$ cat design.v
`timescale 1ps/1ps
module LASER (
	input CLK,
	input RST,
	input [3:0] X,
	input [3:0] Y,
	output reg [3:0] C1X,
	output reg [3:0] C1Y,
	output reg [3:0] C2X,
	output reg [3:0] C2Y,
	output DONE
);
parameter State_Data_Read									= 0,
					State_Calculate_Cover 					= 1,
					State_Next_Circle 							= 2,
					State_Refresh_Max_Cover_Circle	= 3,
					State_Data_Out 									= 4;
reg [2:0] State;
reg [3:0] DATA [39:0][1:0];  
reg [3:0] CNT_X,CNT_Y;
reg [5:0] CNT;
reg [2:0] STEP_CNT;
reg [6:0] ITER;  
reg [8:0] Calculate_REG;
reg [3:0] Distance1,Distance2,Distance3,Distance4;
reg S;
wire [3:0] Set_Circle [1:0];
reg [5:0] Max_Cover,Cover;
reg [3:0] Max_Cover_X,Max_Cover_Y;
reg inC1,inC2;
reg [7:0] sqrd1,sqrd2,sqrd3,sqrd4;
assign Set_Circle[0] = S ? C1X:C2X;
assign Set_Circle[1] = S ? C1Y:C2Y;
assign DONE = State== State_Data_Out ? 1'b1:1'b0;
always@(posedge CLK or posedge RST)begin
	if(RST)begin
		State <= State_Data_Read;	
		S<=0;
		{CNT_Y,CNT_X} <= 0;
		CNT <= 0;
		STEP_CNT <= 0;
		ITER <= 0;
		{Cover,Max_Cover} <= 0;
		{C1X,C1Y,C2X,C2Y} <= 0;
		{Max_Cover_Y,Max_Cover_X} <= 0; 
	end
	else begin
		case(State)
			State_Data_Read								:begin
				if(CNT>=39) begin
					State <= State_Calculate_Cover;
					CNT <= 0;
				end
				else CNT <= CNT+1;
				DATA[CNT][0] <= X;
				DATA[CNT][1] <= Y;
			end
			State_Calculate_Cover 				:begin  
				if(CNT>=39)begin
					State <= State_Next_Circle;
					CNT <= 0;
				end
				else begin
					CNT <= CNT+1;
				end
				if(inC1||inC2)begin
					Cover <= Cover+1;
				end
			end
			State_Next_Circle 						:begin  
				if(Cover>=Max_Cover)begin
					Max_Cover <= Cover;
					Max_Cover_Y <= CNT_Y;
					Max_Cover_X <= CNT_X;
				end
				if(Cover<=3)begin
					if(CNT_Y==15 && (CNT_X+10)>15)begin
						State <= State_Refresh_Max_Cover_Circle;
						CNT_Y <= 0;
						CNT_X <= 0;
					end
					else if((CNT_X+10)>15)begin
						CNT_Y <= CNT_Y+1;
						CNT_X <= 0;
						State <= State_Calculate_Cover;
					end
					else begin
						CNT_X <= CNT_X+10;
						State <= State_Calculate_Cover;
					end
				end
				else if(Cover<=10)begin
					if(CNT_Y==15 && (CNT_X+7)>15)begin
						State <= State_Refresh_Max_Cover_Circle;
						CNT_Y <= 0;
						CNT_X <= 0;
					end
					else if((CNT_X+7)>15)begin
						CNT_Y <= CNT_Y+1;
						CNT_X <= 0;
						State <= State_Calculate_Cover;
					end
					else begin
						CNT_X <= CNT_X+7;
						State <= State_Calculate_Cover;
					end
				end
				else if(Cover<=20)begin
					if(CNT_Y==15 && (CNT_X+3)>15)begin
						State <= State_Refresh_Max_Cover_Circle;
						CNT_Y <= 0;
						CNT_X <= 0;
					end
					else if((CNT_X+3)>15)begin
						CNT_Y <= CNT_Y+1;
						CNT_X <= 0;
						State <= State_Calculate_Cover;
					end
					else begin
						CNT_X <= CNT_X+3;
						State <= State_Calculate_Cover;
					end
				end
				else begin
					{CNT_Y,CNT_X}<= &{CNT_Y,CNT_X} ? 0:{CNT_Y,CNT_X}+1 ;
					State <= &{CNT_Y,CNT_X} ? State_Refresh_Max_Cover_Circle : State_Calculate_Cover;
				end
				Cover<=0;
			end
			State_Refresh_Max_Cover_Circle 	:begin 
				if(  (S&&{Max_Cover_Y,Max_Cover_X}=={C2Y,C2X}) ||
				 			(~S&&{Max_Cover_Y,Max_Cover_X}=={C1Y,C1X}) || (&ITER) ) State <= State_Data_Out;
				else begin 
					if(S) {C2Y,C2X} <= {Max_Cover_Y,Max_Cover_X};
					else {C1Y,C1X} <= {Max_Cover_Y,Max_Cover_X};
					State <= State_Calculate_Cover ; 
				end
				{CNT_Y,CNT_X} <= 0;
				CNT <= 0;
				STEP_CNT <= 0;
				ITER <= ITER+1;
				Cover<=0;
				S <= ~S;
			end
			State_Data_Out 								:begin 
				State <= State_Data_Read;	
				{CNT_Y,CNT_X} <= 0;
				S <= 0;
				CNT <= 0;
				STEP_CNT <= 0;
				ITER <= 0;
				{Cover,Max_Cover} <= 0;
				{C1X,C1Y,C2X,C2Y} <= 0;
				{Max_Cover_Y,Max_Cover_X} <= 0; 
			end
		endcase
	end
end
always@(*)begin
	if(State==State_Calculate_Cover)begin
		Distance1 = (CNT_X>DATA[CNT][0]) ? (CNT_X-DATA[CNT][0]):(DATA[CNT][0]-CNT_X);
		Distance2 = (CNT_Y>DATA[CNT][1]) ? (CNT_Y-DATA[CNT][1]):(DATA[CNT][1]-CNT_Y);	
		sqrd1 = Distance1*Distance1;
		sqrd2 = Distance2*Distance2;
		if( (sqrd1+sqrd2)<=16) inC1 = 1;
		else inC1 = 0;
		Distance3 = (Set_Circle[0]>DATA[CNT][0]) ? (Set_Circle[0]-DATA[CNT][0]):(DATA[CNT][0]-Set_Circle[0]);
		Distance4 = (Set_Circle[1]>DATA[CNT][1]) ? (Set_Circle[1]-DATA[CNT][1]):(DATA[CNT][1]-Set_Circle[1]);
		sqrd4 = Distance3*Distance3;
    sqrd3 = Distance4*Distance4;
		if( (sqrd3+sqrd4)<=16) inC2 = 1;
		else inC2 = 0;
	end
	else {Distance1,Distance2,inC1,inC2} = 0;
end
endmodule
$ cat run.sh
#!/bin/bash
# the make line also repeats each setting of config.mk as NAME=value (left out here)
make -C /OpenROAD-flow-scripts/flow DESIGN_CONFIG=/design/flow/config.mk WORK_HOME=/design/flow/orfs CLKGATE_MAP_FILE= finish
$ cat config.mk
export PLATFORM = sky130hd
export DESIGN_NAME = LASER
export DESIGN_NICKNAME = LASER
export VERILOG_FILES = /design/flow/design.v
export SDC_FILE = /design/flow/constraint.sdc
export NUM_CORES = 4
export LEC_CHECK = 0
export ABC_AREA = 1
export CAP_MARGIN = 20
export CELL_PAD_IN_SITES_DETAIL_PLACEMENT = 0
export CORE_ASPECT_RATIO = 0.97
export CORE_MARGIN = 2
export CORE_UTILIZATION = 72
export CTS_CLUSTER_SIZE = 90
export HOLD_SLACK_MARGIN = 0.28
export MAX_ROUTING_LAYER = met5
export SLEW_MARGIN = 20
export TNS_END_PERCENT = 75
$ cat constraint.sdc
create_clock -name core_clock -period 12.1 [get_ports {CLK}]
set_input_delay 2.4200 -clock core_clock [delete_from_list [all_inputs] [get_ports {CLK}]]
set_output_delay 2.4200 -clock core_clock [all_outputs]
set_load 0.01 [all_outputs]
==> results.cfg, run 1 <==
; yosys + openroad results
[outcome]
result_of_the_run = no timing/DRC/antenna violations

[logic_synthesis]
common_cells = sky130_fd_sc_hd__nand2_1 (742), sky130_fd_sc_hd__edfxtp_1 (320), sky130_fd_sc_hd__nor2_1 (314)
avgSynthCellArea_sq_um = 8.581
number_of_nets_in_the_synthesized_netlist = 2644
ys_dominant_reg_cell = sky130_fd_sc_hd__edfxtp_1
yosys.area.top_type = sky130_fd_sc_hd__edfxtp_1
logic_family = simple AND/OR/NAND/NOR gates
ys_sh_xor_pct = 1.256
yosys_adder_share_pct = 7.699
synth-edff-count = 320
postSynthRegisterBits = 383
netlist_top_cells_area = sky130_fd_sc_hd__edfxtp_1 (44%), sky130_fd_sc_hd__nand2_1 (13%), sky130_fd_sc_hd__dfrtp_1 (7.2%)
synth-warning-count = 2
compound_area_share_pct = 7.352
synth.yosys.chip_area_sq_um = 21610
synth.top_cell.area_share_pct = 44.46
synthMuxAreaShare_pct = 0
ys_async_sr_fraction_pct = 16.45
synthSimpleGateAreaFrac_pct = 25.55
synthesis.area_sq_um = 21610
synth.lib_cells_used.distinct = 42
synthCells = 2519
ys_cells = 2519
netlist.top_cell.by_instances = sky130_fd_sc_hd__nand2_1
yosys.stat.seqShare_pct = 51.76

[power_and_ir_drop]
powerClk_mw = 1.28
pwr.group.sequential_mw = 1.43
share_seq_of_total_power_pct = 51.6
total_switching_power_uw = 586.0
power_top_consumer = sequential cells
power.switching_fraction_pct = 21.13
comb_power_share_pct = 2.2
power.static_leakage_nw = 10.15
comb-power_uw = 62.3
power_per_cell_area_nw_per_um2 = 119.1
p_clk_share_pct = 46.2
p_int_mw = 2.187
vdd_drop_max_v = 0.0001399

[worst_setup_path]
timing.critical_path.slowest_stage_cell = sky130_fd_sc_hd__ha_1
crit_path_start_kind = flop
arrival_ns = 9.84
timing.critical_path.mode_cell = sky130_fd_sc_hd__nand2_1
rr_endpoint = Cover[4]
worst_r2r_path_depth = 35
required_ns = 12.50
cp_num_cells = 35
r2r_slack_ns = 2.66
worstPathMaxFanout = 58
cp-end-kind = flop
path_buffers = 5
cp_top_family = adder cells
crit_type = flop to flop
timing.critical_path.slowest_cell_delay_ns = 0.71
timing.critical_path.to = Cover[4]
timing.critical_path.from = CNT[3]
reg2reg_from = CNT[3]

[final_timing]
hold_violations = 0
setup-violations-final = 0
achievable-frequency_mhz = 106.0
final_period_minus_worst_setup_slack_ns = 9.437
slew_headroom_pct = 27.92
max_slew.worst_pin.slew_ns = 1.081
holdWs_ns = 0.5023
period_utilization_post_route_pct = 77.99
setup_clock_skew_after_layout_ns = 0.03108
final-max-slew-violation-count = 0
grt_setup_unrepaired = false
final.setup.worst_slack_ns = 2.663
setup_tns_ns = 0

[layout]
design.final.nets = 2609
postLayoutCoreUtil_pct = 78.76
area.growth.synth_to_final_pct = 7.693
finalNonFillerCells = 2900

[worst_hold_path]
min_delay_path_depth = 2
holdCritStartpoint = Max_Cover[5]
hold_path.class = flop to flop
timing.hold.worst_endpoint = Max_Cover[5]

[grt]
grt_max_degree = 81
first_global_vias = 17251
antenna_found_initial = 2
grt_util_all_layers_pct = 38.23
global_route_wire_length_before_repair_mm = 93.63
globalRouteOverflowTotal = 0

[place]
routabilityCongestion = 0.9814
io_buffer_count = 26
post-place-cells = 2826
detailedPlacementHpwl_mm = 40.25
dpl_worst_slack_ns = 2.925

[clock_tree]
clk-insertion-delay-late_ns = 0.56
cts_resized = 0
clock_tree_root_driver_cell = sky130_fd_sc_hd__clkbuf_16
cts_tree = built
bufs_on_longest_clock_path = 3
cts.repair_timing.setup_buffer_count = 0
cts_hold_buffers = 0
clock-sinks = 383
worst_setup_hold_path_clk_slew_ns = 0.07
tritoncts.num_buffers = 40
htree_num_levels = 2

[die]
design.portCount = 27
core_sq_um = 29560
die_h_um = 174.6
num_rows = 62
floorplan.core_util_pct = 73.13
die_area_sq_um = 31420
die.size.x_um = 179.9

[run]
max_cap_viol_count = 0
log.warning_count = 51

[route]
dr_total_vias = 17980
remaining_drc_errors = 0
wl_per_cell_um = 20.49
detail_route.vias_per_cell = 6.200
initialDrtViolationCount = 2460
wire_length_after_detailed_routing_mm = 59.42
route.antenna.remaining_nets = 0
firstDrtPassIters = 6
## per-layer routing
metal  part of all wire, %  vias to the layer above  track usage [%]  routed length, um
li1                      -                     8246                -                  -
met2                    45                     1192            60.07              26980
met3                    12                      226            7.837               7377
met1                    37                     8316            52.42              22250
met5                     0                        -                0                  0
met4                   4.7                        0            16.60               2810
## cell type report
type | instances | area, sq um
inverter | 234 | 878.3
tap | 384 | 480.5
fill | 1967 | 6279
antenna | 2 | 5.005
clock buffer | 47 | 1027
multi-input combinational | 1787 | 9054
sequential | 383 | 11190
clock inverter | 25 | 315.3
timing repair buffer | 38 | 330.3
## per-stage QoR
step | instance area [sq um] | power [mW]
final | 23280 | 2.773
after global routing | 23270 | 2.820
after CTS | 23270 | 2.762
after detailed placement | 21930 | 1.518
after global placement | 21930 | 1.515
after floorplan | 21610 | 1.490
==> inputs of run 2 (changes only) <==
ABC_AREA = 0   (was 1)
CORE_ASPECT_RATIO = not set   (was 0.97)
CORE_MARGIN = 10   (was 2)
CORE_UTILIZATION = 28   (was 72)
CTS_CLUSTER_SIZE = 40   (was 90)
HOLD_SLACK_MARGIN = not set   (was 0.28)
PLACE_DENSITY_LB_ADDON = 0.07   (was not set)
SETUP_SLACK_MARGIN = -0.52   (was not set)
TNS_END_PERCENT = not set   (was 75)
clock period = 14.3 ns   (was 12.1 ns; I/O delays follow)
==> results.cfg, run 2 <==
; yosys + openroad results
[logic_synthesis]
synth.lib_cells_used.distinct = 60
yosys.stat.seqShare_pct = 54.54
yosys.area.top_type = sky130_fd_sc_hd__edfxtp_1
ys_cells = 1703
yosys_adder_share_pct = 8.113
synth.yosys.chip_area_sq_um = 20510
number_of_nets_in_the_synthesized_netlist = 1828
ys_dominant_reg_cell = sky130_fd_sc_hd__edfxtp_1
synth.top_cell.area_share_pct = 46.85
netlist.top_cell.by_instances = sky130_fd_sc_hd__edfxtp_1
ys_async_sr_fraction_pct = 16.45
postSynthRegisterBits = 383
common_cells = sky130_fd_sc_hd__edfxtp_1 (320), sky130_fd_sc_hd__mux2_2 (160), sky130_fd_sc_hd__nand2_1 (142)
logic_family = simple AND/OR/NAND/NOR gates
synthesis.area_sq_um = 20510
compound_area_share_pct = 10.10
synthMuxAreaShare_pct = 10.05
netlist_top_cells_area = sky130_fd_sc_hd__edfxtp_1 (47%), sky130_fd_sc_hd__mux2_2 (8.8%), sky130_fd_sc_hd__dfrtp_1 (7.6%)
ys_sh_xor_pct = 1.659
synth-warning-count = 2
synthSimpleGateAreaFrac_pct = 11.63
synthCells = 1703
synth-edff-count = 320
avgSynthCellArea_sq_um = 12.04

[worst_setup_path]
timing.critical_path.slowest_stage_cell = sky130_fd_sc_hd__dfrtp_1
rr_endpoint = Cover[2]
timing.critical_path.to = Cover[2]
cp-end-kind = flop
path_buffers = 6
arrival_ns = 11.35
worstPathMaxFanout = 46
timing.critical_path.from = CNT[3]
required_ns = 14.78
worst_r2r_path_depth = 33
timing.critical_path.mode_cell = sky130_fd_sc_hd__fa_1
cp_top_family = adder cells
timing.critical_path.slowest_cell_delay_ns = 0.90
r2r_slack_ns = 3.43
reg2reg_from = CNT[3]
crit_path_start_kind = flop
cp_num_cells = 33
crit_type = flop to flop

[die]
num_rows = 99
die_h_um = 290.7
floorplan.core_util_pct = 28.16
design.portCount = 27
die.size.x_um = 290.7
core_sq_um = 72830
die_area_sq_um = 84480

[clock_tree]
cts_tree = built
cts_resized = 0
cts.repair_timing.setup_buffer_count = 0
clock_tree_root_driver_cell = sky130_fd_sc_hd__clkbuf_16
tritoncts.num_buffers = 46
worst_setup_hold_path_clk_slew_ns = 0.06
htree_num_levels = 2
cts_hold_buffers = 0
clk-insertion-delay-late_ns = 0.60
clock-sinks = 383
bufs_on_longest_clock_path = 3

[grt]
globalRoute.busiestLayer = met2
met3_usage_pct = 2.628
groute.layer.met2.usage_pct = 26.88
antenna_found_initial = 0
grt_max_degree = 69
grt_util_all_layers_pct = 16.42
first_global_vias = 14167
met1_usage_pct = 22.05
globalRouteOverflowTotal = 0
global_route_wire_length_before_repair_mm = 103.9

[final_timing]
setup-violations-final = 0
max_slew.worst_pin.slew_ns = 1.100
slew_headroom_pct = 26.40
setup_clock_skew_after_layout_ns = 0.04084
grt_setup_unrepaired = false
final-max-slew-violation-count = 0
final_period_minus_worst_setup_slack_ns = 10.87
hold_violations = 0
setup_tns_ns = 0
holdWs_ns = 0.5186
achievable-frequency_mhz = 92.00
period_utilization_post_route_pct = 76.01

[run]
max_cap_viol_count = 0
log.warning_count = 48

[power_and_ir_drop]
power_per_cell_area_nw_per_um2 = 103.1
total_switching_power_uw = 542.2
p_int_mw = 1.881
vdd_drop_max_v = 0.00008438
p_clk_share_pct = 47.7
pwr.group.sequential_mw = 1.21
power.static_leakage_nw = 8.633
power_top_consumer = sequential cells
comb-power_uw = 58.8
comb_power_share_pct = 2.4
powerClk_mw = 1.15
power.switching_fraction_pct = 22.37
share_seq_of_total_power_pct = 49.9

[layout]
postLayoutCoreUtil_pct = 32.28
area.growth.synth_to_final_pct = 14.62
fillers = 7333
design_area_sq_um = 23510
finalNonFillerCells = 2709
design.final.nets = 1841

[place]
io_buffer_count = 26
post-place-cells = 2627
dpl_cell_area_sq_um = 22040
routabilityCongestion = 0.8415
detailedPlacementHpwl_mm = 48.39

[route]
wire_length_after_detailed_routing_mm = 70.90
detail_route.vias_per_cell = 5.133
initialDrtViolationCount = 1036
remaining_drc_errors = 0
antennaDiodeCount = 0
firstDrtPassIters = 5
dr_total_vias = 13904
wl_per_cell_um = 26.17
route.antenna.remaining_nets = 0

[outcome]
result_of_the_run = no timing/DRC/antenna violations

[worst_hold_path]
hold_path.class = flop to flop
timing.hold.worst_endpoint = Max_Cover[0]
min_delay_path_depth = 1
holdCritStartpoint = Max_Cover[0]
==> run 2: area by class of cell <==
type / count / area, sq um / share of cell area, %
Clock buffer: 57 / 1234 / 5.247
Sequential cell: 383 / 11190 / 47.58
Multi-Input combinational cell: 1110 / 8672 / 36.89
Timing Repair Buffer: 80 / 628.1 / 2.672
Inverter: 95 / 359.1 / 1.527
Clock inverter: 25 / 230.2 / 0.9792
Tap cell: 959 / 1200 / 5.104
==> run 2: through the flow <==
stage	power [mW]	worst slack [ns]
5_1_grt	2.501	2.730
3_3_place_gp	1.293	3.538
4_1_cts	2.453	3.373
2_1_floorplan	1.265	5.280
6_report	2.424	3.430
3_5_place_dp	1.293	3.398
==> run 2: layer usage <==
| metal | up-vias | part of all wire, % | wire, um |
|---|---|---|---|
| met5 | - | 0 | 0 |
| met3 | 97 | 4.4 | 3102 |
| met4 | 0 | 2.6 | 1875 |
| met2 | 307 | 47 | 33560 |
| met1 | 7095 | 46 | 32360 |
| li1 | 6405 | - | - |
==> inputs of run 3 (changes only) <==
CORE_ASPECT_RATIO = 0.52   (was not set)
CORE_MARGIN = 2   (was 10)
CORE_UTILIZATION = 72   (was 28)
PLACE_DENSITY_LB_ADDON = 0.0   (was 0.07)
SETUP_SLACK_MARGIN = 2.04   (was -0.52)
clock period = 7.14 ns   (was 14.3 ns; I/O delays follow)
==> results.cfg, run 3 <==
; yosys + openroad results
[logic_synthesis]
logic_family = simple AND/OR/NAND/NOR gates
synth.lib_cells_used.distinct = 60
synthSimpleGateAreaFrac_pct = 11.63
ys_cells = 1703
yosys.area.top_type = sky130_fd_sc_hd__edfxtp_1
synth.top_cell.area_share_pct = 46.85
synthesis.area_sq_um = 20510
number_of_nets_in_the_synthesized_netlist = 1828
synthMuxAreaShare_pct = 10.05
synth.yosys.chip_area_sq_um = 20510
netlist_top_cells_area = sky130_fd_sc_hd__edfxtp_1 (47%), sky130_fd_sc_hd__mux2_2 (8.8%), sky130_fd_sc_hd__dfrtp_1 (7.6%)
netlist.top_cell.by_instances = sky130_fd_sc_hd__edfxtp_1
synth-warning-count = 2
postSynthRegisterBits = 383
yosys.stat.seqShare_pct = 54.54
ys_sh_xor_pct = 1.659
ys_dominant_reg_cell = sky130_fd_sc_hd__edfxtp_1
synthCells = 1703
avgSynthCellArea_sq_um = 12.04
synth-edff-count = 320
common_cells = sky130_fd_sc_hd__edfxtp_1 (320), sky130_fd_sc_hd__mux2_2 (160), sky130_fd_sc_hd__nand2_1 (142)
ys_async_sr_fraction_pct = 16.45
yosys_adder_share_pct = 8.113
compound_area_share_pct = 10.10

[place]
routabilityCongestion = 1.090
detailedPlacementHpwl_mm = 52.33
dpl_worst_slack_ns = -1.595
io_buffer_count = 26

[worst_setup_path]
crit_path_start_kind = flop
timing.critical_path.to = Cover[4]
reg2reg_from = CNT[3]
timing.critical_path.slowest_stage_cell = sky130_fd_sc_hd__a222oi_1
cp_num_cells = 36
crit_type = flop to flop
rr_endpoint = Cover[4]
path_buffers = 11
timing.critical_path.from = CNT[3]
timing.critical_path.slowest_cell_delay_ns = 0.52
required_ns = 7.61
cp_top_family = adder cells
worstPathMaxFanout = 6
arrival_ns = 9.10
r2r_slack_ns = -1.49
timing.critical_path.mode_cell = sky130_fd_sc_hd__fa_1
worst_r2r_path_depth = 36
cp-end-kind = flop

[die]
core_sq_um = 27970
design.portCount = 27
num_rows = 44
die_h_um = 125.7
die.size.x_um = 238.1
floorplan.core_util_pct = 73.34
die_area_sq_um = 29930

[final_timing]
holdWs_ns = 0.5223
max_slew.worst_pin.slew_ns = 1.108
final.setup.worst_slack_ns = -1.489
final-max-slew-violation-count = 0
hold_violations = 0
setup_tns_ns = -8.838
period_utilization_post_route_pct = 120.9
slew_headroom_pct = 26.10
achievable-frequency_mhz = 115.9
setup-violations-final = 6
grt_setup_unrepaired = true
final_period_minus_worst_setup_slack_ns = 8.629
setup_clock_skew_after_layout_ns = 0.02834

[grt]
grt_max_degree = 81
antenna_found_initial = 1
globalRouteOverflowTotal = 0
grt_util_all_layers_pct = 53.59
global_route_wire_length_before_repair_mm = 114.8
first_global_vias = 17230

[run]
max_cap_viol_count = 0
log.warning_count = 51

[route]
route.antenna.remaining_nets = 0
wl_per_cell_um = 35.31
firstDrtPassIters = 11
initialDrtViolationCount = 4075
remaining_drc_errors = 0
dr_total_vias = 18652
wire_length_after_detailed_routing_mm = 84.21
detail_route.vias_per_cell = 7.821

[clock_tree]
cts_hold_buffers = 0
cts_tree = built
tritoncts.num_buffers = 35
htree_num_levels = 2
clock_tree_root_driver_cell = sky130_fd_sc_hd__clkbuf_16
bufs_on_longest_clock_path = 3
clk-insertion-delay-late_ns = 0.58
clock-sinks = 383
worst_setup_hold_path_clk_slew_ns = 0.08

[layout]
fillers = 1031
area.growth.synth_to_final_pct = 24.20
design.final.nets = 2110
final-seq-area_sq_um = 11190
multiInputGateArea_sq_um = 9303

[power_and_ir_drop]
vdd_drop_max_v = 0.0002608
power.switching_fraction_pct = 22.26
power.static_leakage_nw = 10.15
power_per_cell_area_nw_per_um2 = 183.0
totalPowerFinal_mw = 4.662
p_int_mw = 3.624
total_switching_power_mw = 1.038
pwr.group.sequential_mw = 2.42
comb-power_uw = 127
comb_power_share_pct = 2.7
power_top_consumer = sequential cells
powerClk_mw = 2.12
p_clk_share_pct = 45.4
share_seq_of_total_power_pct = 51.9

[outcome]
result_of_the_run = complete, but fails checks
check.faults = negative setup slack

[worst_hold_path]
hold_path.class = flop to flop
holdCritStartpoint = Max_Cover[0]
min_delay_path_depth = 1
timing.hold.worst_endpoint = Max_Cover[0]
run 3: area by class of cell:
| class | count | share of cell area [%] |
|---|---|---|
| flip-flops and latches | 383 | 43.92 |
| repair buffers | 360 | 11.54 |
| well taps | 368 | 1.807 |
| diodes | 5 | 0.04912 |
| clock buffers | 45 | 3.708 |
| inverters | 95 | 1.419 |
| multi-input cells | 1110 | 36.52 |
| clock inverters | 19 | 1.036 |
run 3: what timing repair did:
item,in CTS,in global routing
cloned,0,2
pin swaps,35,35
gates resized,69,63
setup endpoints to repair,6,6
buffers inserted,16,17
run 3: stage by stage:
step	utilization, %	instance area (sq um)	instances
floorplan	-	20700	1703
global placement	83.49	23350	2281
detailed placement	83.49	23350	2281
CTS	89.36	24990	2361
global route	91.04	25460	2380
finish	91.09	25470	2385
run 3: routing by layer:
layer / up-vias / track usage, % / routed length [um]
met4: 4 / 16.99 / 5113
met1: 8764 / 73.50 / 28160
li1: 6939 / - / -
met5: - / 1.276 / 172
met3: 596 / 32.07 / 18580
met2: 2349 / 70.86 / 32190
==> inputs of run 4 (changes only) <==
ABC_AREA = not set   (was 0)
CELL_PAD_IN_SITES_DETAIL_PLACEMENT = not set   (was 0)
CORE_ASPECT_RATIO = 1.59   (was 0.52)
CORE_UTILIZATION = 68   (was 72)
CTS_CLUSTER_SIZE = 27   (was 40)
MAX_ROUTING_LAYER = not set   (was met5)
SETUP_SLACK_MARGIN = 1.41   (was 2.04)
clock period = 4.88 ns   (was 7.14 ns; I/O delays follow)
==> results.cfg, run 4 <==
; yosys + openroad results
[grt]
antenna_found_initial = 1
global_route_wire_length_before_repair_mm = 102.8
grt_util_all_layers_pct = 44.74
grt_max_degree = 73
first_global_vias = 16795
globalRouteOverflowTotal = 0

[worst_setup_path]
timing.critical_path.from = CNT[3]
path_buffers = 9
crit_path_start_kind = flop
timing.critical_path.to = Cover[2]
cp_top_family = adder cells
timing.critical_path.slowest_stage_cell = sky130_fd_sc_hd__a222oi_1
worst_r2r_path_depth = 35
r2r_slack_ns = -3.75
reg2reg_from = CNT[3]
arrival_ns = 9.07
worstPathMaxFanout = 5
cp_num_cells = 35
required_ns = 5.32
crit_type = flop to flop
timing.critical_path.slowest_cell_delay_ns = 0.77
cp-end-kind = flop
rr_endpoint = Cover[2]

[logic_synthesis]
synth-warning-count = 2
synthMuxAreaShare_pct = 10.05
ys_sh_xor_pct = 1.659
synthCells = 1703
compound_area_share_pct = 10.10
yosys.area.top_type = sky130_fd_sc_hd__edfxtp_1
ys_cells = 1703
avgSynthCellArea_sq_um = 12.04
netlist_top_cells_area = sky130_fd_sc_hd__edfxtp_1 (47%), sky130_fd_sc_hd__mux2_2 (8.8%), sky130_fd_sc_hd__dfrtp_1 (7.6%)
netlist.top_cell.by_instances = sky130_fd_sc_hd__edfxtp_1
synth.yosys.chip_area_sq_um = 20510
ys_dominant_reg_cell = sky130_fd_sc_hd__edfxtp_1
number_of_nets_in_the_synthesized_netlist = 1828
logic_family = simple AND/OR/NAND/NOR gates
yosys_adder_share_pct = 8.113
common_cells = sky130_fd_sc_hd__edfxtp_1 (320), sky130_fd_sc_hd__mux2_2 (160), sky130_fd_sc_hd__nand2_1 (142)
synthSimpleGateAreaFrac_pct = 11.63
ys_async_sr_fraction_pct = 16.45
synth-edff-count = 320
postSynthRegisterBits = 383
yosys.stat.seqShare_pct = 54.54
synth.top_cell.area_share_pct = 46.85
synth.lib_cells_used.distinct = 60
synthesis.area_sq_um = 20510

[final_timing]
hold_violations = 0
max_slew.worst_pin.slew_ns = 1.136
period_utilization_post_route_pct = 176.8
final-max-slew-violation-count = 0
grt_setup_unrepaired = true
final_period_minus_worst_setup_slack_ns = 8.627
setup-violations-final = 6
final.setup.worst_slack_ns = -3.747
holdWs_ns = 0.5271
slew_headroom_pct = 23.68
setup_clock_skew_after_layout_ns = 0.02011
achievable-frequency_mhz = 115.9

[die]
die_area_sq_um = 31610
core_sq_um = 29830
floorplan.core_util_pct = 68.76
die.size.x_um = 141.7
num_rows = 80
design.portCount = 27
die_h_um = 223.0

[run]
log.warning_count = 51
max_cap_viol_count = 0

[route]
dr_total_vias = 16715
remaining_drc_errors = 0
detail_route.vias_per_cell = 7.035
route.antenna.remaining_nets = 0
initialDrtViolationCount = 2371
wl_per_cell_um = 29.87
wire_length_after_detailed_routing_mm = 70.98
firstDrtPassIters = 8

[power_and_ir_drop]
p_clk_share_pct = 44.9
pwr.group.sequential_mw = 3.54
power_per_cell_area_nw_per_um2 = 267.6
comb-power_uw = 177
powerClk_mw = 3.03
vdd_drop_max_v = 0.0005137
power_top_consumer = sequential cells
total_switching_power_mw = 1.432
comb_power_share_pct = 2.6
share_seq_of_total_power_pct = 52.5
power.switching_fraction_pct = 21.21
power.static_leakage_nw = 10.05
p_int_mw = 5.320
totalPowerFinal_mw = 6.752

[clock_tree]
htree_num_levels = 2
worst_setup_hold_path_clk_slew_ns = 0.07
bufs_on_longest_clock_path = 3
clk-insertion-delay-late_ns = 0.58
clock_tree_root_driver_cell = sky130_fd_sc_hd__clkbuf_16
tritoncts.num_buffers = 36
cts_tree = built
clock-sinks = 383

[worst_hold_path]
min_delay_path_depth = 2
hold_path.class = flop to flop
holdCritStartpoint = Max_Cover[2]
timing.hold.worst_endpoint = Max_Cover[2]

[layout]
design.final.nets = 2103
postLayoutCoreUtil_pct = 84.58
area.growth.synth_to_final_pct = 23.00
design_area_sq_um = 25230

[outcome]
check.faults = negative setup slack
result_of_the_run = complete, but fails checks

[place]
routabilityCongestion = 1.008
detailedPlacementHpwl_mm = 47.70
dpl_cell_area_sq_um = 23430
io_buffer_count = 26
-- run 4: timing repair --
action / in CTS / in global routing
hold buffers: 0 / 0
endpoints found under the setup margin: 6 / 11
cloned: 1 / 0
pin swaps: 23 / 32
buffers inserted: 17 / 9
gates resized: 30 / 29
-- run 4: final cells by class --
class / count / area [sq um]
clock buffer: 44 / 940.9
timing repair buffer: 352 / 2897
antenna: 1 / 2.502
clock inverter: 22 / 325.3
inverter: 95 / 361.6
tap: 369 / 461.7
multi-input combinational: 1110 / 9051
sequential: 383 / 11190
fill: 1483 / 4599
-- run 4: stage by stage --
stage	setup TNS, ns	cells	worst slack [ns]
final	-22.35	2376	-3.747
after global routing	-23.62	2375	-3.962
after CTS	-22.26	2366	-3.728
after detailed placement	-26.07	2282	-4.352
after global placement	-24.70	2282	-4.123
after floorplan	-21.03	1703	-3.526
-- run 4: routing by layer --
layer / share of wire (%) / vias up / global-route usage, % / wire length [um]
met2: 48 / 1419 / 73.44 / 34080
met5: 0.018 / - / 0 / 13
met3: 11 / 491 / 10.22 / 7900
met1: 29 / 7874 / 47.87 / 20500
met4: 12 / 2 / 39.77 / 8478
li1: - / 6929 / - / -
==> inputs of run 5 (changes only) <==
ABC_AREA = 1   (was not set)
CORE_ASPECT_RATIO = not set   (was 1.59)
CTS_CLUSTER_DIAMETER = 400   (was not set)
CTS_CLUSTER_SIZE = not set   (was 27)
PLACE_DENSITY_LB_ADDON = not set   (was 0.0)
SETUP_SLACK_MARGIN = not set   (was 1.41)
clock period = 4.99 ns   (was 4.88 ns; I/O delays follow)
==> results.cfg, run 5 <==
; yosys + openroad results
[worst_setup_path]
timing.critical_path.to = Cover[5]
required_ns = 5.40
cp_top_family = adder cells
rr_endpoint = Cover[5]
timing.critical_path.from = CNT[3]
worst_r2r_path_depth = 37
crit_path_start_kind = flop
crit_type = flop to flop
arrival_ns = 7.75
worstPathMaxFanout = 10
cp_num_cells = 37
timing.critical_path.mode_cell = sky130_fd_sc_hd__fa_1
cp-end-kind = flop
timing.critical_path.slowest_stage_cell = sky130_fd_sc_hd__fa_1
path_buffers = 7
reg2reg_from = CNT[3]
r2r_slack_ns = -2.36
timing.critical_path.slowest_cell_delay_ns = 0.53

[clock_tree]
cts_tree = built
worst_setup_hold_path_clk_slew_ns = 0.06
tritoncts.num_buffers = 41
clock-sinks = 383
htree_num_levels = 2
bufs_on_longest_clock_path = 3
clock_tree_root_driver_cell = sky130_fd_sc_hd__clkbuf_16
cts_hold_buffers = 0
clk-insertion-delay-late_ns = 0.55

[final_timing]
slew_headroom_pct = 28.06
achievable-frequency_mhz = 136.1
grt_setup_unrepaired = true
setup-violations-final = 6
holdWs_ns = 0.5072
final-max-slew-violation-count = 0
max_slew.worst_pin.slew_ns = 1.077
final_period_minus_worst_setup_slack_ns = 7.348
final.setup.worst_slack_ns = -2.358
setup_tns_ns = -14.07
period_utilization_post_route_pct = 147.3
setup_clock_skew_after_layout_ns = 0.02319
hold_violations = 0

[logic_synthesis]
netlist_top_cells_area = sky130_fd_sc_hd__edfxtp_1 (44%), sky130_fd_sc_hd__nand2_1 (13%), sky130_fd_sc_hd__dfrtp_1 (7.2%)
synth.yosys.chip_area_sq_um = 21610
yosys.area.top_type = sky130_fd_sc_hd__edfxtp_1
synthSimpleGateAreaFrac_pct = 25.55
ys_dominant_reg_cell = sky130_fd_sc_hd__edfxtp_1
logic_family = simple AND/OR/NAND/NOR gates
yosys.stat.seqShare_pct = 51.76
common_cells = sky130_fd_sc_hd__nand2_1 (742), sky130_fd_sc_hd__edfxtp_1 (320), sky130_fd_sc_hd__nor2_1 (314)
synthCells = 2519
avgSynthCellArea_sq_um = 8.581
synth-edff-count = 320
compound_area_share_pct = 7.352
ys_cells = 2519
ys_async_sr_fraction_pct = 16.45
yosys_adder_share_pct = 7.699
number_of_nets_in_the_synthesized_netlist = 2644
synth.top_cell.area_share_pct = 44.46
synth.lib_cells_used.distinct = 42
synthesis.area_sq_um = 21610
synthMuxAreaShare_pct = 0
netlist.top_cell.by_instances = sky130_fd_sc_hd__nand2_1
ys_sh_xor_pct = 1.256
synth-warning-count = 2
postSynthRegisterBits = 383

[power_and_ir_drop]
p_int_mw = 5.359
p_clk_share_pct = 46.6
totalPowerFinal_mw = 6.789
power_per_cell_area_nw_per_um2 = 250.4
power.static_leakage_nw = 12.13
comb-power_uw = 162
power.switching_fraction_pct = 21.06
share_seq_of_total_power_pct = 51.1
total_switching_power_mw = 1.430
powerClk_mw = 3.16
vdd_drop_max_v = 0.0003645
pwr.group.sequential_mw = 3.47
comb_power_share_pct = 2.4
power_top_consumer = sequential cells

[route]
route.antenna.remaining_nets = 0
detail_route.vias_per_cell = 6.235
dr_total_vias = 20346
firstDrtPassIters = 6
wire_length_after_detailed_routing_mm = 71.51
antennaDiodeCount = 0
remaining_drc_errors = 0
initialDrtViolationCount = 2368
wl_per_cell_um = 21.91

[worst_hold_path]
timing.hold.worst_endpoint = ITER[1]
holdCritStartpoint = ITER[1]
min_delay_path_depth = 2
hold_path.class = flop to flop

[run]
max_cap_viol_count = 0
log.warning_count = 53

[grt]
grt_util_all_layers_pct = 41.91
first_global_vias = 19921
global_route_wire_length_before_repair_mm = 106.8
globalRouteOverflowTotal = 0
antenna_found_initial = 0
grt_max_degree = 81

[die]
die_h_um = 182.3
die_area_sq_um = 33230
floorplan.core_util_pct = 68.85
num_rows = 65
die.size.x_um = 182.3
design.portCount = 27
core_sq_um = 31390

[layout]
design.final.nets = 2955
finalNonFillerCells = 3263
area.growth.synth_to_final_pct = 25.46

[place]
dpl_worst_slack_ns = -2.471
routabilityCongestion = 1.026
post-place-cells = 3144
detailedPlacementHpwl_mm = 46.89
io_buffer_count = 26

[outcome]
check.faults = negative setup slack
result_of_the_run = complete, but fails checks
## run 5: through the flow
| step | area, sq um | utilization (%) |
|---|---|---|
| 3_3_place_gp | 24510 | 78.09 |
| 6_report | 27120 | 86.39 |
| 2_1_floorplan | 21860 | - |
| 5_1_grt | 27120 | 86.39 |
| 3_5_place_dp | 24510 | 78.09 |
| 4_1_cts | 26690 | 85.01 |
## run 5: layout make-up
cell class | instances | area (sq um)
clock buffer | 53 | 1124
tap | 402 | 503.0
inverter | 234 | 890.9
sequential | 383 | 11190
fill | 1649 | 4274
clock inverter | 21 | 246.5
timing repair buffer | 383 | 3120
multi-input combinational | 1787 | 10040
## run 5: per-layer routing
metal	up-vias	GRT usage, %	part of all wire [%]	wire length [um]
met5	-	0	0	0
met4	0	26.74	7.9	5637
met3	406	7.803	11	7754
met2	1545	69.54	47	33720
met1	9446	50.89	34	24400
li1	8949	-	-	-
## run 5: timing repair
action / in CTS / in global routing
endpoints found under the setup margin: 6 / 6
cloned: 1 / 0
pin swaps: 67 / 65
gates resized: 145 / 94
buffers inserted: 35 / 13
==> inputs of run 6 (changes only) <==
ABC_AREA = 0   (was 1)
CELL_PAD_IN_SITES_DETAIL_PLACEMENT = 0   (was not set)
CORE_UTILIZATION = 72   (was 68)
CTS_CLUSTER_DIAMETER = not set   (was 400)
CTS_CLUSTER_SIZE = 40   (was not set)
MAX_ROUTING_LAYER = met5   (was not set)
PLACE_DENSITY_LB_ADDON = 0.0   (was not set)
SETUP_SLACK_MARGIN = 0.78   (was not set)
TNS_END_PERCENT = 35   (was not set)
clock period = 7.69 ns   (was 4.99 ns; I/O delays follow)
==> results.cfg, run 6 <==
; yosys + openroad results
[outcome]
result_of_the_run = complete, but fails checks
check.faults = negative setup slack

[final_timing]
grt_setup_unrepaired = true
period_utilization_post_route_pct = 111.2
final-max-slew-violation-count = 0
final.setup.worst_slack_ns = -0.8623
final_period_minus_worst_setup_slack_ns = 8.552
achievable-frequency_mhz = 116.9
setup_clock_skew_after_layout_ns = 0.02002
slew_headroom_pct = 23.71
holdWs_ns = 0.5319
setup_tns_ns = -5.111
hold_violations = 0
setup-violations-final = 6
max_slew.worst_pin.slew_ns = 1.136

[die]
num_rows = 61
die_area_sq_um = 29850
core_sq_um = 27930
floorplan.core_util_pct = 73.43
die_h_um = 172.8
die.size.x_um = 172.8
design.portCount = 27

[logic_synthesis]
synth.top_cell.area_share_pct = 46.85
ys_sh_xor_pct = 1.659
synth.yosys.chip_area_sq_um = 20510
yosys.area.top_type = sky130_fd_sc_hd__edfxtp_1
compound_area_share_pct = 10.10
ys_cells = 1703
synth-warning-count = 2
yosys_adder_share_pct = 8.113
postSynthRegisterBits = 383
number_of_nets_in_the_synthesized_netlist = 1828
synthSimpleGateAreaFrac_pct = 11.63
logic_family = simple AND/OR/NAND/NOR gates
synthesis.area_sq_um = 20510
ys_dominant_reg_cell = sky130_fd_sc_hd__edfxtp_1
synthCells = 1703
netlist.top_cell.by_instances = sky130_fd_sc_hd__edfxtp_1
yosys.stat.seqShare_pct = 54.54
common_cells = sky130_fd_sc_hd__edfxtp_1 (320), sky130_fd_sc_hd__mux2_2 (160), sky130_fd_sc_hd__nand2_1 (142)
avgSynthCellArea_sq_um = 12.04
ys_async_sr_fraction_pct = 16.45
synth-edff-count = 320
synthMuxAreaShare_pct = 10.05
netlist_top_cells_area = sky130_fd_sc_hd__edfxtp_1 (47%), sky130_fd_sc_hd__mux2_2 (8.8%), sky130_fd_sc_hd__dfrtp_1 (7.6%)
synth.lib_cells_used.distinct = 60

[power_and_ir_drop]
comb_power_share_pct = 2.6
power.static_leakage_nw = 9.802
comb-power_uw = 111
power.switching_fraction_pct = 22.13
powerClk_mw = 1.94
total_switching_power_uw = 951.6
vdd_drop_max_v = 0.0002498
power_top_consumer = sequential cells
share_seq_of_total_power_pct = 52.3
totalPowerFinal_mw = 4.299
p_int_mw = 3.348
power_per_cell_area_nw_per_um2 = 173.7
pwr.group.sequential_mw = 2.25
p_clk_share_pct = 45.1

[worst_setup_path]
rr_endpoint = Cover[5]
r2r_slack_ns = -0.86
timing.critical_path.slowest_stage_cell = sky130_fd_sc_hd__fa_1
timing.critical_path.slowest_cell_delay_ns = 0.51
timing.critical_path.to = Cover[5]
crit_type = flop to flop
reg2reg_from = CNT[3]
worst_r2r_path_depth = 35
path_buffers = 10
timing.critical_path.from = CNT[3]
arrival_ns = 8.97
cp_num_cells = 35
required_ns = 8.11
cp_top_family = adder cells
cp-end-kind = flop
crit_path_start_kind = flop
worstPathMaxFanout = 8

[route]
firstDrtPassIters = 8
detail_route.vias_per_cell = 7.277
dr_total_vias = 16955
remaining_drc_errors = 0
wl_per_cell_um = 29.61
route.antenna.remaining_nets = 0
initialDrtViolationCount = 3086
wire_length_after_detailed_routing_mm = 68.98

[layout]
design.final.nets = 2050
area.growth.synth_to_final_pct = 20.69
finalNonFillerCells = 2330

[place]
io_buffer_count = 26
detailedPlacementHpwl_mm = 42.13
post-place-cells = 2230
routabilityCongestion = 0.9784

[grt]
first_global_vias = 17058
grt_util_all_layers_pct = 45.83
grt_max_degree = 81
global_route_wire_length_before_repair_mm = 103.1
antenna_found_initial = 0
globalRouteOverflowTotal = 0

[run]
max_cap_viol_count = 0
log.warning_count = 51

[clock_tree]
clock_tree_root_driver_cell = sky130_fd_sc_hd__clkbuf_16
cts_hold_buffers = 0
cts_tree = built
worst_setup_hold_path_clk_slew_ns = 0.06
clock-sinks = 383
tritoncts.num_buffers = 40
bufs_on_longest_clock_path = 3
htree_num_levels = 2
clk-insertion-delay-late_ns = 0.55

[worst_hold_path]
min_delay_path_depth = 2
timing.hold.worst_endpoint = Max_Cover[3]
holdCritStartpoint = Max_Cover[3]
hold_path.class = flop to flop
[run 6: timing repair]
action,4_1_cts,5_1_grt
setup buffers,23,7
pin swaps,32,13
endpoints found under the setup margin,6,6
hold endpoints to repair,0,0
gates resized,50,17
cloned,1,0
[run 6: stage by stage]
step,utilization [%],setup WS (ns),area (sq um)
2_1_floorplan,-,-0.7397,20680
3_3_place_gp,82.10,-0.6719,22930
3_5_place_dp,82.10,-0.8274,22930
4_1_cts,88.03,-0.5880,24590
5_1_grt,88.61,-1.058,24750
6_report,88.61,-0.8623,24750
[run 6: area by class of cell]
type	count	area (sq um)
inverters	95	361.6
well taps	378	473.0
repair buffers	295	2451
multi-input cells	1110	9052
fillers	1169	3181
diodes	1	2.502
clock buffers	45	1030
flip-flops and latches	383	11190
clock inverters	23	196.4
[run 6: per-layer routing]
metal	up-vias	global-route usage [%]	routed length (um)	part of all wire, %
met1	8048	53.08	21830	32
met4	0	30.16	6497	9.4
li1	6811	-	-	-
met3	487	15.70	9442	14
met5	-	1.122	0	0
met2	1609	72.98	31210	45
==> inputs of run 7 (changes only) <==
CORE_UTILIZATION = 71   (was 72)
SETUP_SLACK_MARGIN = 1.94   (was 0.78)
TNS_END_PERCENT = not set   (was 35)
clock period = 7.44 ns   (was 7.69 ns; I/O delays follow)
==> results.cfg, run 7 <==
; yosys + openroad results
[worst_setup_path]
cp_top_family = adder cells
worstPathMaxFanout = 7
arrival_ns = 8.97
cp-end-kind = flop
timing.critical_path.from = CNT[3]
cp_num_cells = 36
worst_r2r_path_depth = 36
r2r_slack_ns = -1.11
timing.critical_path.mode_cell = sky130_fd_sc_hd__fa_1
path_buffers = 11
crit_type = flop to flop
crit_path_start_kind = flop
timing.critical_path.slowest_cell_delay_ns = 0.54
rr_endpoint = Cover[2]
reg2reg_from = CNT[3]
timing.critical_path.to = Cover[2]
required_ns = 7.87
timing.critical_path.slowest_stage_cell = sky130_fd_sc_hd__a222oi_1

[place]
io_buffer_count = 26
routabilityCongestion = 1.039
detailedPlacementHpwl_mm = 43.05

[clock_tree]
clock-sinks = 383
worst_setup_hold_path_clk_slew_ns = 0.06
htree_num_levels = 2
bufs_on_longest_clock_path = 3
cts_tree = built
clock_tree_root_driver_cell = sky130_fd_sc_hd__clkbuf_16
tritoncts.num_buffers = 40
clk-insertion-delay-late_ns = 0.58

[run]
max_cap_viol_count = 0
log.warning_count = 52

[grt]
first_global_vias = 16827
globalRouteOverflowTotal = 0
global_route_wire_length_before_repair_mm = 102.3
grt_max_degree = 81
grt_util_all_layers_pct = 45.31
antenna_found_initial = 0

[worst_hold_path]
min_delay_path_depth = 2
holdCritStartpoint = Max_Cover[3]
timing.hold.worst_endpoint = Max_Cover[3]
hold_path.class = flop to flop

[logic_synthesis]
ys_dominant_reg_cell = sky130_fd_sc_hd__edfxtp_1
synth.lib_cells_used.distinct = 60
common_cells = sky130_fd_sc_hd__edfxtp_1 (320), sky130_fd_sc_hd__mux2_2 (160), sky130_fd_sc_hd__nand2_1 (142)
synthSimpleGateAreaFrac_pct = 11.63
synthesis.area_sq_um = 20510
netlist_top_cells_area = sky130_fd_sc_hd__edfxtp_1 (47%), sky130_fd_sc_hd__mux2_2 (8.8%), sky130_fd_sc_hd__dfrtp_1 (7.6%)
ys_async_sr_fraction_pct = 16.45
yosys.area.top_type = sky130_fd_sc_hd__edfxtp_1
number_of_nets_in_the_synthesized_netlist = 1828
synth.top_cell.area_share_pct = 46.85
ys_cells = 1703
postSynthRegisterBits = 383
yosys_adder_share_pct = 8.113
synth-edff-count = 320
logic_family = simple AND/OR/NAND/NOR gates
synthCells = 1703
ys_sh_xor_pct = 1.659
synth-warning-count = 2
avgSynthCellArea_sq_um = 12.04
synthMuxAreaShare_pct = 10.05
compound_area_share_pct = 10.10
netlist.top_cell.by_instances = sky130_fd_sc_hd__edfxtp_1
synth.yosys.chip_area_sq_um = 20510
yosys.stat.seqShare_pct = 54.54

[layout]
postLayoutCoreUtil_pct = 88.08
multiInputGateArea_sq_um = 9159
fillers = 1257
final-seq-area_sq_um = 11190
area.growth.synth_to_final_pct = 22.59
design.final.nets = 2066

[die]
num_rows = 62
design.portCount = 27
floorplan.core_util_pct = 71.85
core_sq_um = 28550
die_h_um = 174.0
die.size.x_um = 174.0
die_area_sq_um = 30260

[final_timing]
slew_headroom_pct = 15.69
setup_clock_skew_after_layout_ns = 0.04042
hold_violations = 0
setup-violations-final = 6
period_utilization_post_route_pct = 114.9
final.setup.worst_slack_ns = -1.106
final_period_minus_worst_setup_slack_ns = 8.546
max_slew.worst_pin.slew_ns = 1.255
grt_setup_unrepaired = true
achievable-frequency_mhz = 117.0
final-max-slew-violation-count = 0

[power_and_ir_drop]
pwr.group.sequential_mw = 2.32
total_switching_power_uw = 979.6
p_clk_share_pct = 46.0
powerClk_mw = 2.08
comb-power_uw = 116
comb_power_share_pct = 2.6
power.static_leakage_nw = 9.978
power_top_consumer = sequential cells
share_seq_of_total_power_pct = 51.4
vdd_drop_max_v = 0.0002342
power.switching_fraction_pct = 21.67
totalPowerFinal_mw = 4.521
p_int_mw = 3.541
power_per_cell_area_nw_per_um2 = 179.8

[route]
dr_wl_met2_mm = 31.79
initialDrtViolationCount = 2842
wire_length_after_detailed_routing_mm = 68.90
dr_wl_met3_mm = 9.715
dr_total_vias = 16764
route.antenna.remaining_nets = 0
top_signal_layer_used = met4
route.layer.met1.wl_mm = 22.04
detail_route.vias_per_cell = 7.128
wl_per_cell_um = 29.29
remaining_drc_errors = 0
firstDrtPassIters = 7

[outcome]
check.faults = negative setup slack
result_of_the_run = complete, but fails checks
[run 7: stage by stage]
step | worst slack, ns | hold slack (ns) | instances | setup TNS, ns | cell area, sq um
after floorplan | -0.9662 | 0.4725 | 1703 | -5.672 | 20700
after global placement | -0.7781 | 0.4987 | 2256 | -4.619 | 23150
after detailed placement | -0.9479 | 0.5263 | 2256 | -5.562 | 23150
after CTS | -0.8223 | 0.5401 | 2347 | -4.862 | 24950
after global routing | -1.272 | 0.5677 | 2351 | -7.551 | 25140
final | -1.106 | 0.5338 | 2352 | -6.548 | 25140
[run 7: layout make-up]
cell class | count | share of cell area, %
well taps | 384 | 1.911
inverters | 95 | 1.438
diodes | 1 | 0.009952
flip-flops and latches | 383 | 44.49
multi-input cells | 1110 | 36.43
repair buffers | 311 | 10.46
clock buffers | 51 | 4.479
clock inverters | 17 | 0.7862
[run 7: metal layers]
layer | up-vias | track usage [%]
met5 | - | 0
li1 | 6834 | -
met4 | 0 | 27.17
met2 | 1550 | 72.00
met1 | 7923 | 54.99
met3 | 457 | 13.82
[run 7: repair_timing]
item                       CTS  global route
resized                     53            29
setup endpoints to repair    6             6
hold buffers                 0             0
pin swaps                   39            30
gates cloned                 2             1
buffers inserted            21             3
==> inputs of run 8 (changes only) <==
ABC_AREA = not set   (was 0)
CELL_PAD_IN_SITES_DETAIL_PLACEMENT = not set   (was 0)
CORE_UTILIZATION = 72   (was 71)
CTS_CLUSTER_DIAMETER = 58   (was not set)
CTS_CLUSTER_SIZE = 31   (was 40)
MAX_ROUTING_LAYER = not set   (was met5)
SETUP_SLACK_MARGIN = 0.55   (was 1.94)
clock period = 7.62 ns   (was 7.44 ns; I/O delays follow)
==> results.cfg, run 8 <==
; yosys + openroad results
[outcome]
result_of_the_run = complete, but fails checks
check.faults = negative setup slack

[worst_setup_path]
timing.critical_path.from = CNT[3]
crit_type = flop to flop
timing.critical_path.to = Cover[2]
path_buffers = 9
cp_top_family = adder cells
worst_r2r_path_depth = 35
arrival_ns = 9.02
cp_num_cells = 35
r2r_slack_ns = -0.93
timing.critical_path.mode_cell = sky130_fd_sc_hd__fa_1
rr_endpoint = Cover[2]
timing.critical_path.slowest_stage_cell = sky130_fd_sc_hd__fa_1
required_ns = 8.09
timing.critical_path.slowest_cell_delay_ns = 0.54
cp-end-kind = flop
crit_path_start_kind = flop
reg2reg_from = CNT[3]
worstPathMaxFanout = 12

[power_and_ir_drop]
power_top_consumer = sequential cells
power.static_leakage_nw = 9.929
totalPowerFinal_mw = 4.087
p_int_mw = 3.063
power.switching_fraction_pct = 25.05
share_seq_of_total_power_pct = 55.5
power_per_cell_area_nw_per_um2 = 162.7
p_clk_share_pct = 41.7
total_switching_power_mw = 1.024
pwr.group.sequential_mw = 2.27
vdd_drop_max_v = 0.0002530
comb-power_uw = 114
comb_power_share_pct = 2.8
powerClk_mw = 1.71

[logic_synthesis]
ys_async_sr_fraction_pct = 16.45
synth-warning-count = 2
postSynthRegisterBits = 383
synthSimpleGateAreaFrac_pct = 11.63
logic_family = simple AND/OR/NAND/NOR gates
synth-edff-count = 320
yosys_adder_share_pct = 8.113
ys_sh_xor_pct = 1.659
ys_dominant_reg_cell = sky130_fd_sc_hd__edfxtp_1
netlist_top_cells_area = sky130_fd_sc_hd__edfxtp_1 (47%), sky130_fd_sc_hd__mux2_2 (8.8%), sky130_fd_sc_hd__dfrtp_1 (7.6%)
synthesis.area_sq_um = 20510
compound_area_share_pct = 10.10
common_cells = sky130_fd_sc_hd__edfxtp_1 (320), sky130_fd_sc_hd__mux2_2 (160), sky130_fd_sc_hd__nand2_1 (142)
ys_cells = 1703
yosys.stat.seqShare_pct = 54.54
synth.lib_cells_used.distinct = 60
synthMuxAreaShare_pct = 10.05
synthCells = 1703
yosys.area.top_type = sky130_fd_sc_hd__edfxtp_1
synth.top_cell.area_share_pct = 46.85
synth.yosys.chip_area_sq_um = 20510
avgSynthCellArea_sq_um = 12.04
netlist.top_cell.by_instances = sky130_fd_sc_hd__edfxtp_1
number_of_nets_in_the_synthesized_netlist = 1828

[final_timing]
achievable-frequency_mhz = 117.0
final-max-slew-violation-count = 0
setup_clock_skew_after_layout_ns = 0.08175
grt_setup_unrepaired = true
slew_headroom_pct = 8.510
period_utilization_post_route_pct = 112.2
max_slew.worst_pin.slew_ns = 1.362
final.setup.worst_slack_ns = -0.9293
setup-violations-final = 6
hold_violations = 0
final_period_minus_worst_setup_slack_ns = 8.549

[grt]
grt_max_degree = 81
global_route_wire_length_before_repair_mm = 103.6
globalRouteOverflowTotal = 0
grt_util_all_layers_pct = 46.04
antenna_found_initial = 2
first_global_vias = 16930

[clock_tree]
htree_num_levels = 1
clock-sinks = 383
worst_setup_hold_path_clk_slew_ns = 0.09
cts_hold_buffers = 0
cts_tree = built
tritoncts.num_buffers = 28
clock_tree_root_driver_cell = sky130_fd_sc_hd__clkbuf_16
clk-insertion-delay-late_ns = 0.65
bufs_on_longest_clock_path = 3

[place]
detailedPlacementHpwl_mm = 43.48
routabilityCongestion = 1.021
io_buffer_count = 26
post-place-cells = 2239

[die]
design.portCount = 27
die_area_sq_um = 29850
core_sq_um = 27930
num_rows = 61
die_h_um = 172.8
floorplan.core_util_pct = 73.43
die.size.x_um = 172.8

[route]
route.antenna.remaining_nets = 0
remaining_drc_errors = 0
firstDrtPassIters = 11
initialDrtViolationCount = 3087
dr_total_vias = 17168
wl_per_cell_um = 30.87
detail_route.vias_per_cell = 7.334
wire_length_after_detailed_routing_mm = 72.27

[layout]
design.final.nets = 2065
finalNonFillerCells = 2341
area.growth.synth_to_final_pct = 22.45

[worst_hold_path]
timing.hold.worst_endpoint = Max_Cover[2]
hold_path.class = flop to flop
min_delay_path_depth = 2
holdCritStartpoint = Max_Cover[2]

[run]
max_cap_viol_count = 0
log.warning_count = 51
-- run 8: timing repair --
action	in CTS	in global routing
buffers inserted	28	17
setup endpoints to repair	6	6
gates resized	71	52
pin swaps	52	40
gates cloned	1	1
-- run 8: cell type report --
type,count,area (sq um)
Antenna cell,1,2.502
Clock buffer,28,700.7
Clock inverter,24,361.6
Fill cell,1117,2819
Inverter,95,361.6
Multi-Input combinational cell,1111,9314
Sequential cell,383,11190
Tap cell,378,473.0
Timing Repair Buffer,321,2713
-- run 8: per-stage QoR --
step | setup slack (ns) | instance area, sq um | utilization (%) | setup TNS (ns) | hold WS, ns
floorplan | -0.7862 | 20700 | - | -4.592 | 0.4725
global placement | -0.7319 | 23060 | 82.54 | -4.343 | 0.4974
detailed placement | -1.004 | 23060 | 82.54 | -5.856 | 0.5169
CTS | -0.5880 | 24700 | 88.43 | -3.433 | 0.5361
global route | -1.084 | 25110 | 89.90 | -6.274 | 0.5715
finish | -0.9293 | 25120 | 89.91 | -5.357 | 0.5421
-- run 8: per-layer routing --
layer,global-route usage (%),vias up,wire length (um)
met2,74.72,1647,33020
met3,12.88,524,10130
met4,28.92,0,6631
met5,0,-,0
met1,54.75,8164,22490
li1,-,6833,-
==> inputs of run 9 (changes only) <==
CTS_CLUSTER_SIZE = 51   (was 31)
SETUP_SLACK_MARGIN = -0.72   (was 0.55)
clock period = 7.16 ns   (was 7.62 ns; I/O delays follow)
==> results.cfg, run 9 <==
; yosys + openroad results
[logic_synthesis]
synthMuxAreaShare_pct = 10.05
yosys_adder_share_pct = 8.113
netlist_top_cells_area = sky130_fd_sc_hd__edfxtp_1 (47%), sky130_fd_sc_hd__mux2_2 (8.8%), sky130_fd_sc_hd__dfrtp_1 (7.6%)
number_of_nets_in_the_synthesized_netlist = 1828
synthesis.area_sq_um = 20510
synthSimpleGateAreaFrac_pct = 11.63
synth.top_cell.area_share_pct = 46.85
avgSynthCellArea_sq_um = 12.04
common_cells = sky130_fd_sc_hd__edfxtp_1 (320), sky130_fd_sc_hd__mux2_2 (160), sky130_fd_sc_hd__nand2_1 (142)
netlist.top_cell.by_instances = sky130_fd_sc_hd__edfxtp_1
compound_area_share_pct = 10.10
postSynthRegisterBits = 383
synth.yosys.chip_area_sq_um = 20510
yosys.area.top_type = sky130_fd_sc_hd__edfxtp_1
synth-warning-count = 2
synth-edff-count = 320
ys_cells = 1703
logic_family = simple AND/OR/NAND/NOR gates
ys_async_sr_fraction_pct = 16.45
ys_dominant_reg_cell = sky130_fd_sc_hd__edfxtp_1
yosys.stat.seqShare_pct = 54.54
synthCells = 1703
ys_sh_xor_pct = 1.659
synth.lib_cells_used.distinct = 60

[worst_hold_path]
timing.hold.worst_endpoint = Max_Cover[0]
min_delay_path_depth = 1
hold_path.class = flop to flop
holdCritStartpoint = Max_Cover[0]

[route]
wl_per_cell_um = 30.22
dr_total_vias = 17055
detail_route.vias_per_cell = 7.339
firstDrtPassIters = 8
route.antenna.remaining_nets = 0
remaining_drc_errors = 0
wire_length_after_detailed_routing_mm = 70.24
initialDrtViolationCount = 3203

[final_timing]
max_slew.worst_pin.slew_ns = 1.934
grt_setup_unrepaired = true
slew_headroom_pct = -29.89
period_utilization_post_route_pct = 122.4
final-max-slew-violation-count = 5
holdWs_ns = 0.5218
final.setup.worst_slack_ns = -1.603
achievable-frequency_mhz = 114.1
final_period_minus_worst_setup_slack_ns = 8.763
hold_violations = 0
setup-violations-final = 6
setup_tns_ns = -9.464
setup_clock_skew_after_layout_ns = 0.05526

[layout]
multiInputGateArea_sq_um = 9216
final-seq-area_sq_um = 11190
design.final.nets = 2048
fillers = 1150
area.growth.synth_to_final_pct = 20.84

[clock_tree]
cts_hold_buffers = 0
clk-insertion-delay-late_ns = 0.62
clock_tree_root_driver_cell = sky130_fd_sc_hd__clkbuf_16
cts_tree = built
htree_num_levels = 1
worst_setup_hold_path_clk_slew_ns = 0.07
bufs_on_longest_clock_path = 3
clock-sinks = 383
tritoncts.num_buffers = 29

[worst_setup_path]
path_buffers = 9
cp_num_cells = 35
rr_endpoint = Cover[3]
timing.critical_path.slowest_stage_cell = sky130_fd_sc_hd__a22oi_1
crit_type = flop to flop
timing.critical_path.to = Cover[3]
r2r_slack_ns = -1.60
reg2reg_from = CNT[3]
cp_top_family = adder cells
worstPathMaxFanout = 10
crit_path_start_kind = flop
timing.critical_path.from = CNT[3]
timing.critical_path.mode_cell = sky130_fd_sc_hd__fa_1
cp-end-kind = flop
required_ns = 7.62
arrival_ns = 9.22
worst_r2r_path_depth = 35
timing.critical_path.slowest_cell_delay_ns = 0.54

[place]
routabilityCongestion = 0.9890
io_buffer_count = 26
dpl_worst_slack_ns = -1.514
detailedPlacementHpwl_mm = 41.51

[power_and_ir_drop]
comb_power_share_pct = 2.8
total_switching_power_mw = 1.055
pwr.group.sequential_mw = 2.41
vdd_drop_max_v = 0.0003011
share_seq_of_total_power_pct = 55.3
power.static_leakage_nw = 9.784
totalPowerFinal_mw = 4.359
powerClk_mw = 1.83
power_top_consumer = sequential cells
p_int_mw = 3.304
comb-power_uw = 121
power.switching_fraction_pct = 24.21
p_clk_share_pct = 41.9
power_per_cell_area_nw_per_um2 = 175.9

[outcome]
check.faults = max-capacitance violations, max-slew violations, negative setup slack
result_of_the_run = complete, but fails checks

[grt]
global_route_wire_length_before_repair_mm = 95.74
grt_max_degree = 81
globalRouteOverflowTotal = 0
first_global_vias = 16210
grt_util_all_layers_pct = 42.21
antenna_found_initial = 1

[die]
num_rows = 61
core_sq_um = 27930
design.portCount = 27
die_h_um = 172.8
die_area_sq_um = 29850
die.size.x_um = 172.8
floorplan.core_util_pct = 73.43

[run]
log.warning_count = 51
max_cap_viol_count = 1
-- run 9: cell type report --
cell class | count | share of cell area (%)
timing repair buffer | 304 | 10.14
clock inverter | 23 | 1.207
clock buffer | 30 | 2.943
sequential | 383 | 45.14
antenna | 1 | 0.01010
tap | 378 | 1.908
inverter | 95 | 1.469
multi-input combinational | 1110 | 37.19
-- run 9: repair_timing --
| action | CTS | global route |
|---|---|---|
| gates cloned | 1 | 1 |
| resized | 17 | 93 |
| buffers inserted | 8 | 39 |
| endpoints found under the setup margin | 6 | 6 |
| pin swaps | 9 | 41 |
-- run 9: layer usage --
layer / share of wire [%] / wire length (um) / vias to the layer above / GRT usage [%]
met3: 15 / 10260 / 568 / 9.982
met4: 9.4 / 6621 / 2 / 25.71
met1: 31 / 21580 / 7959 / 51.37
met2: 45 / 31730 / 1712 / 68.94
met5: 0.074 / 52 / - / 0.3205
li1: - / - / 6814 / -
-- run 9: metrics by stage --
| step | cells | cell area, sq um | utilization (%) |
|---|---|---|---|
| after floorplan | 1703 | 20700 | - |
| after global placement | 2229 | 22930 | 82.09 |
| after detailed placement | 2229 | 22930 | 82.09 |
| after CTS | 2290 | 24140 | 86.40 |
| after global routing | 2323 | 24780 | 88.72 |
| final | 2324 | 24790 | 88.73 |
==> inputs of run 10 (changes only) <==
ABC_AREA = 1   (was not set)
CORE_UTILIZATION = 68   (was 72)
CTS_CLUSTER_DIAMETER = 57   (was 58)
CTS_CLUSTER_SIZE = 37   (was 51)
HOLD_SLACK_MARGIN = 0.24   (was not set)
PLACE_DENSITY_LB_ADDON = not set   (was 0.0)
SETUP_SLACK_MARGIN = -0.57   (was -0.72)
clock period = 5.74 ns   (was 7.16 ns; I/O delays follow)
==> results.cfg, run 10 <==
; yosys + openroad results
[clock_tree]
cts_tree = built
clock-sinks = 383
clk-insertion-delay-late_ns = 0.59
htree_num_levels = 1
bufs_on_longest_clock_path = 3
tritoncts.num_buffers = 29
clock_tree_root_driver_cell = sky130_fd_sc_hd__clkbuf_16
worst_setup_hold_path_clk_slew_ns = 0.08

[logic_synthesis]
ys_sh_xor_pct = 1.256
synthesis.area_sq_um = 21610
yosys.stat.seqShare_pct = 51.76
avgSynthCellArea_sq_um = 8.581
ys_async_sr_fraction_pct = 16.45
yosys_adder_share_pct = 7.699
netlist.top_cell.by_instances = sky130_fd_sc_hd__nand2_1
synth-edff-count = 320
ys_dominant_reg_cell = sky130_fd_sc_hd__edfxtp_1
synth.lib_cells_used.distinct = 42
synthCells = 2519
compound_area_share_pct = 7.352
logic_family = simple AND/OR/NAND/NOR gates
netlist_top_cells_area = sky130_fd_sc_hd__edfxtp_1 (44%), sky130_fd_sc_hd__nand2_1 (13%), sky130_fd_sc_hd__dfrtp_1 (7.2%)
ys_cells = 2519
synthSimpleGateAreaFrac_pct = 25.55
synth.top_cell.area_share_pct = 44.46
postSynthRegisterBits = 383
number_of_nets_in_the_synthesized_netlist = 2644
yosys.area.top_type = sky130_fd_sc_hd__edfxtp_1
synth.yosys.chip_area_sq_um = 21610
synthMuxAreaShare_pct = 0
synth-warning-count = 2
common_cells = sky130_fd_sc_hd__nand2_1 (742), sky130_fd_sc_hd__edfxtp_1 (320), sky130_fd_sc_hd__nor2_1 (314)

[place]
detailedPlacementHpwl_mm = 46.44
routabilityCongestion = 0.9814
dpl_cell_area_sq_um = 24250
io_buffer_count = 26
post-place-cells = 3109

[worst_setup_path]
reg2reg_from = CNT[0]
worstPathMaxFanout = 8
cp_top_family = adder cells
crit_type = flop to flop
timing.critical_path.from = CNT[0]
worst_r2r_path_depth = 38
arrival_ns = 7.74
cp_num_cells = 38
required_ns = 6.20
path_buffers = 9
crit_path_start_kind = flop
r2r_slack_ns = -1.54
rr_endpoint = Cover[5]
timing.critical_path.to = Cover[5]
cp-end-kind = flop
timing.critical_path.mode_cell = sky130_fd_sc_hd__nand2_1
timing.critical_path.slowest_cell_delay_ns = 0.54
timing.critical_path.slowest_stage_cell = sky130_fd_sc_hd__fa_2

[die]
num_rows = 65
die.size.x_um = 182.3
design.portCount = 27
die_h_um = 182.3
core_sq_um = 31390
die_area_sq_um = 33230
floorplan.core_util_pct = 68.85

[worst_hold_path]
timing.hold.worst_endpoint = Max_Cover[5]
min_delay_path_depth = 2
hold_path.class = flop to flop
holdCritStartpoint = Max_Cover[5]

[final_timing]
setup-violations-final = 6
max_slew.worst_pin.slew_ns = 1.188
period_utilization_post_route_pct = 126.8
final.setup.worst_slack_ns = -1.540
final-max-slew-violation-count = 0
final_period_minus_worst_setup_slack_ns = 7.280
slew_headroom_pct = 20.81
achievable-frequency_mhz = 137.4
grt_setup_unrepaired = true
setup_clock_skew_after_layout_ns = 0.01881
hold_violations = 0

[layout]
design.final.nets = 2918
finalNonFillerCells = 3218
design_area_sq_um = 26810
area.growth.synth_to_final_pct = 24.05

[grt]
global_route_wire_length_before_repair_mm = 104.7
met1_usage_pct = 50.22
antenna_found_initial = 1
groute.layer.met2.usage_pct = 67.92
globalRouteOverflowTotal = 0
grt_util_all_layers_pct = 41.21
globalRoute.busiestLayer = met2
met3_usage_pct = 8.162
grt_max_degree = 64
first_global_vias = 19428

[outcome]
check.faults = negative setup slack
result_of_the_run = complete, but fails checks

[power_and_ir_drop]
total_switching_power_mw = 1.306
vdd_drop_max_v = 0.0003464
share_seq_of_total_power_pct = 55.5
comb_power_share_pct = 2.5
p_int_mw = 4.120
p_clk_share_pct = 42.0
power_top_consumer = sequential cells
powerClk_mw = 2.28
pwr.group.sequential_mw = 3.01
power_per_cell_area_nw_per_um2 = 202.3
power.switching_fraction_pct = 24.07
totalPowerFinal_mw = 5.426
power.static_leakage_nw = 11.95
comb-power_uw = 138

[route]
route.antenna.remaining_nets = 0
initialDrtViolationCount = 2562
wl_per_cell_um = 21.78
antennaDiodeCount = 0
remaining_drc_errors = 0
firstDrtPassIters = 6
wire_length_after_detailed_routing_mm = 70.09
dr_total_vias = 19994
detail_route.vias_per_cell = 6.213

[run]
log.warning_count = 53
max_cap_viol_count = 0
run 10: through the flow:
stage                     hold slack (ns)  setup TNS [ns]  utilization, %  setup WS [ns]
after global placement             0.4865          -8.308           77.25         -1.404
after detailed placement           0.4897          -9.889           77.25         -1.679
after global routing               0.5278          -10.88           85.41         -1.823
final                              0.5087          -9.167           85.41         -1.540
after floorplan                    0.4673          -5.200               -        -0.8699
after CTS                          0.5080          -7.608           84.04         -1.299
run 10: area by class of cell:
cell class,instances,area (sq um)
clock buffers,29,725.7
clock inverters,25,355.3
fillers,1722,4579
inverters,234,890.9
multi-input cells,1788,10130
flip-flops and latches,383,11190
well taps,402,503.0
repair buffers,357,3017
run 10: repair_timing:
action                                  4_1_cts  5_1_grt
hold endpoints to repair                      0        0
hold buffers                                  0        0
pin swaps                                    74       61
buffers inserted                             40       15
endpoints found under the setup margin        6        6
cloned                                        4        0
gates resized                               175       88
run 10: per-layer routing:
layer / share of wire (%) / up-vias
met1: 34 / 9295
met5: 0.014 / -
met3: 11 / 360
li1: - / 8877
met2: 47 / 1460
met4: 7.3 / 2
Power figures rest on the tool's default switching activity, not on a simulated workload.
